Design cordicMagPh, start of the top module:
module cordicMagPh
   #(parameter integer N        = 13,  
     parameter integer XY_WIDTH = 18)  
    (input  wire                           clk,
     input  wire                           reset,    
     input  wire                           st,       
     input  wire signed [XY_WIDTH - 1 : 0] xin,      
     input  wire signed [XY_WIDTH - 1 : 0] yin,      
     output reg                            rdy,      
     output wire        [XY_WIDTH - 1 : 0] mag,      
     output wire signed [XY_WIDTH + 1 : 0] ph);
Settings: LEC_CHECK=0, CAP_MARGIN=0, CORE_ASPECT_RATIO=0.94, CORE_MARGIN=2, CORE_UTILIZATION=72, CTS_CLUSTER_DIAMETER=262, CTS_CLUSTER_SIZE=58, PLACE_DENSITY_LB_ADDON=0.01, SETUP_SLACK_MARGIN=1.86, SLEW_MARGIN=20, TNS_END_PERCENT=5; clock period 6.51 ns.
run.sh (not shown) runs the stock make flow with config.mk's settings and CLKGATE_MAP_FILE=.
The first run completed, yet does not pass: negative setup slack.
Then changed:
Settings changed: CAP_MARGIN 0 to 20, CORE_ASPECT_RATIO 0.94 to default, CTS_CLUSTER_DIAMETER 262 to default, CTS_CLUSTER_SIZE 58 to 52, SETUP_SLACK_MARGIN 1.86 to 1.69, TNS_END_PERCENT 5 to default.
Clock period 6.51 ns to 5.93 ns, I/O delays scaled along.
With this change the flow stopped in global routing (5_1_grt).
Synthesized cell count is unchanged.
Area after synthesis does not change.
Die size stays flat.
Then changed:
Settings changed: CORE_UTILIZATION 72 to 65, CTS_CLUSTER_SIZE 52 to default, PLACE_DENSITY_LB_ADDON 0.01 to default, SETUP_SLACK_MARGIN 1.69 to default.
Clock period 5.93 ns to 6.31 ns, I/O delays scaled along.
=>
- Now the flow finished with negative setup slack left
- die size increases by 11%
- synthesized area does not change
- synthesized cell count does not change

---

== job 407 ==
The RTL this note starts from:
==> flow/design.v <==
module cordicMagPh
   #(parameter integer N        = 13,  
     parameter integer XY_WIDTH = 18)  
    (input  wire                           clk,
     input  wire                           reset,    
     input  wire                           st,       
     input  wire signed [XY_WIDTH - 1 : 0] xin,      
     input  wire signed [XY_WIDTH - 1 : 0] yin,      
     output reg                            rdy,      
     output wire        [XY_WIDTH - 1 : 0] mag,      
     output wire signed [XY_WIDTH + 1 : 0] ph);      
    localparam integer N_WIDTH = $clog2(N);
    reg signed [XY_WIDTH + 1 : 0] x, y, z;
    reg        [N_WIDTH  - 1 : 0] ni;       
    reg                           qrt;      
    wire signed [XY_WIDTH + 1 : 0] xShift, yShift;
    wire        [XY_WIDTH - 2 : 0] atan;
    reg  signed [XY_WIDTH + 1 : 0] zCnv;
    reg          [XY_WIDTH : 0] a;
    reg  [2 * XY_WIDTH - 1 : 0] r;
    localparam [1 : 0] ST0 = 2'd0, ST1 = 2'd1, ST2 = 2'd2, ST3 = 2'd3;
    reg [1 : 0] state;
    localparam integer PKG_WIDTH = XY_WIDTH + 1;
    function [63:0] atanLUTlong;
        input integer i;
        begin
            case (i)
                0: atanLUTlong = 64'd2305843009213693952;
                1: atanLUTlong = 64'd1361218612134873344;
                2: atanLUTlong = 64'd719230530580881024;
                3: atanLUTlong = 64'd365092647525521984;
                4: atanLUTlong = 64'd183254791493294816;
                5: atanLUTlong = 64'd91716730292036224;
                6: atanLUTlong = 64'd45869556482713136;
                7: atanLUTlong = 64'd22936177926750896;
                8: atanLUTlong = 64'd11468263948075832;
                9: atanLUTlong = 64'd5734153847876408;
                10: atanLUTlong = 64'd2867079658191484;
                11: atanLUTlong = 64'd1433540170878135;
                12: atanLUTlong = 64'd716770128161890;
                13: atanLUTlong = 64'd358385069421298;
                14: atanLUTlong = 64'd179192535378193;
                15: atanLUTlong = 64'd89596267772540;
                16: atanLUTlong = 64'd44798133896700;
                17: atanLUTlong = 64'd22399066949654;
                18: atanLUTlong = 64'd11199533474990;
                19: atanLUTlong = 64'd5599766737515;
                20: atanLUTlong = 64'd2799883368760;
                21: atanLUTlong = 64'd1399941684380;
                22: atanLUTlong = 64'd699970842190;
                23: atanLUTlong = 64'd349985421095;
                24: atanLUTlong = 64'd174992710548;
                25: atanLUTlong = 64'd87496355274;
                26: atanLUTlong = 64'd43748177637;
                27: atanLUTlong = 64'd21874088818;
                28: atanLUTlong = 64'd10937044409;
                29: atanLUTlong = 64'd5468522205;
                30: atanLUTlong = 64'd2734261102;
                31: atanLUTlong = 64'd1367130551;
                32: atanLUTlong = 64'd683565276;
                33: atanLUTlong = 64'd341782638;
                34: atanLUTlong = 64'd170891319;
                35: atanLUTlong = 64'd85445659;
                36: atanLUTlong = 64'd42722830;
                37: atanLUTlong = 64'd21361415;
                38: atanLUTlong = 64'd10680707;
                39: atanLUTlong = 64'd5340354;
                40: atanLUTlong = 64'd2670177;
                41: atanLUTlong = 64'd1335088;
                42: atanLUTlong = 64'd667544;
                43: atanLUTlong = 64'd333772;
                44: atanLUTlong = 64'd166886;
                45: atanLUTlong = 64'd83443;
                46: atanLUTlong = 64'd41722;
                47: atanLUTlong = 64'd20861;
                48: atanLUTlong = 64'd10430;
                49: atanLUTlong = 64'd5215;
                50: atanLUTlong = 64'd2608;
                51: atanLUTlong = 64'd1304;
                52: atanLUTlong = 64'd652;
                53: atanLUTlong = 64'd326;
                54: atanLUTlong = 64'd163;
                55: atanLUTlong = 64'd81;
                56: atanLUTlong = 64'd41;
                57: atanLUTlong = 64'd20;
                58: atanLUTlong = 64'd10;
                59: atanLUTlong = 64'd5;
                60: atanLUTlong = 64'd3;
                61: atanLUTlong = 64'd1;
                62: atanLUTlong = 64'd1;
                63: atanLUTlong = 64'd0;
                default: atanLUTlong = 64'd0;
            endcase
        end
    endfunction
    function [63:0] coefdLUTlong;
        input integer i;
        begin
            case (i)
                0: coefdLUTlong = 64'd3260954456333195264;
                1: coefdLUTlong = 64'd2916686334356757504;
                2: coefdLUTlong = 64'd2829601372552588288;
                3: coefdLUTlong = 64'd2807750841902562304;
                4: coefdLUTlong = 64'd2802282967498353152;
                5: coefdLUTlong = 64'd2800915666627739136;
                6: coefdLUTlong = 64'd2800573820569637376;
                7: coefdLUTlong = 64'd2800488357751430656;
                8: coefdLUTlong = 64'd2800466991965381120;
                9: coefdLUTlong = 64'd2800461650513774592;
                10: coefdLUTlong = 64'd2800460315150554624;
                11: coefdLUTlong = 64'd2800459981309729792;
                12: coefdLUTlong = 64'd2800459897849522176;
                13: coefdLUTlong = 64'd2800459876984470016;
                14: coefdLUTlong = 64'd2800459871768206848;
                15: coefdLUTlong = 64'd2800459870464141312;
                16: coefdLUTlong = 64'd2800459870138124800;
                17: coefdLUTlong = 64'd2800459870056620544;
                18: coefdLUTlong = 64'd2800459870036244480;
                19: coefdLUTlong = 64'd2800459870031150592;
                20: coefdLUTlong = 64'd2800459870029877248;
                21: coefdLUTlong = 64'd2800459870029558784;
                22: coefdLUTlong = 64'd2800459870029479424;
                23: coefdLUTlong = 64'd2800459870029459456;
                24: coefdLUTlong = 64'd2800459870029454336;
                25: coefdLUTlong = 64'd2800459870029453312;
                default: coefdLUTlong = 64'd0;
            endcase
        end
    endfunction
    localparam integer COEFD_LUT_LONG_SIZE = 26;
    function [PKG_WIDTH - 3 : 0] atanLUTshort;
        input integer i;
        reg [63 : 0] v;
        begin
            v = atanLUTlong(i);
            atanLUTshort = v[61 -: PKG_WIDTH - 2];
        end
    endfunction
    function [PKG_WIDTH - 3 : 0] coefdInit;
        input integer dummy;
        reg [63 : 0] v;
        begin
            if (N - 1 > COEFD_LUT_LONG_SIZE - 1)
                v = coefdLUTlong(COEFD_LUT_LONG_SIZE - 1);
            else
                v = coefdLUTlong(N - 1);
            coefdInit = v[61 -: PKG_WIDTH - 2];
        end
    endfunction
    localparam [PKG_WIDTH - 3 : 0] coefd = coefdInit(0);
    function [PKG_WIDTH - 1 : 0] signalSaturate;
        input [PKG_WIDTH - 1 : 0] x;
        begin
            if (x[PKG_WIDTH - 1 : PKG_WIDTH - 2] == 2'b01) begin
                signalSaturate = {2'b01, {(PKG_WIDTH - 2){1'b0}}};
            end else if (x[PKG_WIDTH - 1 : PKG_WIDTH - 2] == 2'b10) begin
                signalSaturate = {2'b11, {(PKG_WIDTH - 2){1'b0}}};
            end else begin
                signalSaturate = x;
            end
        end
    endfunction
    always @(posedge clk or posedge reset)
    if (reset) begin
        rdy   <= 1'b0;
        x     <= {(XY_WIDTH + 2){1'b0}};
        y     <= {(XY_WIDTH + 2){1'b0}};
        z     <= {(XY_WIDTH + 2){1'b0}};
        ni    <= {N_WIDTH{1'b0}};
        qrt   <= 1'b0;
        state <= ST0;
    end else begin
        if (st) begin  
            rdy <= 1'b0;
            ni  <= {N_WIDTH{1'b0}};  
            if (xin < 0) begin
                x   <= -xin;
                qrt <= 1'b1;
            end else begin  
                x   <= xin;
                qrt <= 1'b0;
            end
            y <= yin;
            state <= ST1;
        end else begin
            case (state)
                ST0: begin
                    rdy <= 1'b1;
                end
                ST1: begin
                    if (y == 0) begin  
                        rdy <= 1'b1;
                        if (~qrt) begin  
                            z <= {(XY_WIDTH + 2){1'b0}};
                        end else begin
                            z <= {2'b01, {XY_WIDTH{1'b0}}};  
                        end
                        state <= ST0;  
                    end else begin  
                        if (y < 0) begin
                            x <= x - y;
                            y <= y + x;
                            z <= -atan;
                        end else begin
                            x <= x + y;
                            y <= y - x;
                            z <= atan;
                        end
                        ni    <= ni + 1'd1;
                        state <= ST2;
                    end
                end
                ST2: begin
                    if (y < 0) begin
                        x <= x - yShift;
                        y <= y + xShift;
                        z <= z - atan;
                    end else begin  
                        x <= x + yShift;
                        y <= y - xShift;
                        z <= z + atan;
                    end
                    if (ni < N - 1) begin  
                        ni    <= ni + 1'd1;
                        state <= ST2;
                    end else begin
                        ni    <= {N_WIDTH{1'b0}};
                        state <= ST3;
                    end
                end
                ST3: begin
                    rdy   <= 1'b1;
                    x     <= {1'b0, r[2 * XY_WIDTH - 1 : XY_WIDTH - 1]};
                    z     <= zCnv;
                    state <= ST0;
                end
            endcase
        end
    end
    assign xShift = x >>> ni;
    assign yShift = y >>> ni;
    assign atan   = atanLUTshort(ni);
    always @(*) begin
        if (x >= 0) begin
            a = x[XY_WIDTH : 0];
        end else begin
            a = {(XY_WIDTH + 1){1'b0}};
        end
        r = a * coefd;
    end
    always @(*) begin
        zCnv = {z[XY_WIDTH + 1], signalSaturate(z[XY_WIDTH : 0])};
        if (~qrt) begin  
            zCnv = zCnv;
        end else begin     
            if (zCnv >= 0) begin
                zCnv = {2'b01, {XY_WIDTH{1'b0}}} - zCnv;  
            end else begin
                zCnv = {2'b11, {XY_WIDTH{1'b0}}} - zCnv;  
            end
        end
    end
    assign mag = x[XY_WIDTH - 1 : 0];
    assign ph  = z;
endmodule
export LEC_CHECK = 0
export CAP_MARGIN = 0
export CORE_ASPECT_RATIO = 0.83
export CORE_MARGIN = 2
export CORE_UTILIZATION = 72
export CTS_CLUSTER_DIAMETER = 374
export CTS_CLUSTER_SIZE = 83
export GPL_TIMING_DRIVEN = 1
export HOLD_SLACK_MARGIN = -0.08
export PLACE_DENSITY_LB_ADDON = 0.06
export SETUP_SLACK_MARGIN = -0.57
export SLEW_MARGIN = 25
export TNS_END_PERCENT = 5
create_clock -name core_clock -period 5.64 [get_ports {clk}]
Final checks on job 407, whose flow otherwise completed, came back failing, citing setup timing.
What job 9056 does differently from job 407 at the input level:
# job 407
export LEC_CHECK = 0
export CAP_MARGIN = 0
export CORE_ASPECT_RATIO = 0.83
export CORE_MARGIN = 2
export CORE_UTILIZATION = 72
export CTS_CLUSTER_DIAMETER = 374
export CTS_CLUSTER_SIZE = 83
export GPL_TIMING_DRIVEN = 1
export HOLD_SLACK_MARGIN = -0.08
export PLACE_DENSITY_LB_ADDON = 0.06
export SETUP_SLACK_MARGIN = -0.57
export SLEW_MARGIN = 25
export TNS_END_PERCENT = 5
create_clock -name core_clock -period 5.64 [get_ports {clk}]
# job 9056
export LEC_CHECK = 0
export CAP_MARGIN = 0
export CORE_ASPECT_RATIO = 0.83
export CORE_MARGIN = 2
export CORE_UTILIZATION = 72
export CTS_CLUSTER_SIZE = 49
export GPL_TIMING_DRIVEN = 1
export PLACE_DENSITY_LB_ADDON = 0.01
export SLEW_MARGIN = 20
export TNS_END_PERCENT = 5
create_clock -name core_clock -period 5.89 [get_ports {clk}]
Notes after the runs:
Diff job 407 -> job 9056: relative slew slack lower, clock tree buffer count of the final layout fell 1. Going from job 407 to job 9056, number of instances resized during post-cts repair higher, critical path data required time rose 0.23 ns. The flow for job 9056 finished, though final verification flagged setup timing. Job 9056 against job 407; final cell count without fillers is down slightly. Delta (job 9056 minus job 407): growth of design area from synthesis to finish shrank by 0.53 points, share of the cycle needed by the critical path after routing has decreased, synthesized cell count was more or less identical.
Input changes introduced in job 8660 (baseline for comparison: job 9056):
# job 9056
export LEC_CHECK = 0
export CAP_MARGIN = 0
export CORE_ASPECT_RATIO = 0.83
export CORE_MARGIN = 2
export CORE_UTILIZATION = 72
export CTS_CLUSTER_SIZE = 49
export GPL_TIMING_DRIVEN = 1
export PLACE_DENSITY_LB_ADDON = 0.01
export SLEW_MARGIN = 20
export TNS_END_PERCENT = 5
create_clock -name core_clock -period 5.89 [get_ports {clk}]
# job 8660
export LEC_CHECK = 0
export CAP_MARGIN = 0
export CORE_ASPECT_RATIO = 0.94
export CORE_MARGIN = 2
export CORE_UTILIZATION = 72
export CTS_CLUSTER_DIAMETER = 262
export CTS_CLUSTER_SIZE = 58
export PLACE_DENSITY_LB_ADDON = 0.01
export SLEW_MARGIN = 20
create_clock -name core_clock -period 6.51 [get_ports {clk}]
## What came out
Job 8660 -> stages 100% | layout checks FAIL | setup timing. In job 8660 the minimum period implied by the final worst setup slack turned out 0.046 ns higher than in job 9056. Taking job 9056 as the reference, in job 8660 post-synth design cell area barely changed; layout overhead on the synthesized area dropped 1.8 points. Going from job 9056 to job 8660, cell count shrinks by about 1.3%. Looking at job 8660 and job 9056, the global-route track usage on met3 is a wash. Comparing job 8660 and job 9056, utilization is lower on job 8660.
The inputs of job 6890 differ from those of job 8660 as listed below.
# job 8660
export LEC_CHECK = 0
export CAP_MARGIN = 0
export CORE_ASPECT_RATIO = 0.94
export CORE_MARGIN = 2
export CORE_UTILIZATION = 72
export CTS_CLUSTER_DIAMETER = 262
export CTS_CLUSTER_SIZE = 58
export PLACE_DENSITY_LB_ADDON = 0.01
export SLEW_MARGIN = 20
create_clock -name core_clock -period 6.51 [get_ports {clk}]
# job 6890
export LEC_CHECK = 0
export CAP_MARGIN = 20
export CORE_MARGIN = 2
export CORE_UTILIZATION = 40
export SLEW_MARGIN = 20
create_clock -name core_clock -period 7.59 [get_ports {clk}]
Looking at the reports, job 6890 completed the entire flow and the layout it produced met the timing, DRC and antenna checks.
Changes observed in job 6890 relative to job 8660: post-route setup TNS up 0.76 ns, area growth from synthesis to layout now smaller, number of placed instances, taps included increased by 8.2% relative to the old numbers, global-route usage went down, area of the die went up.
Cell count: job 6890 higher than job 8660
Comparing job 8660 and job 6890, the higher cell count of the worst reg-to-reg path is on job 8660.
The final core area utilization number comes out higher for job 8660 vs job 6890.
Via count ended up 1576 lower on job 6890 than on job 8660.
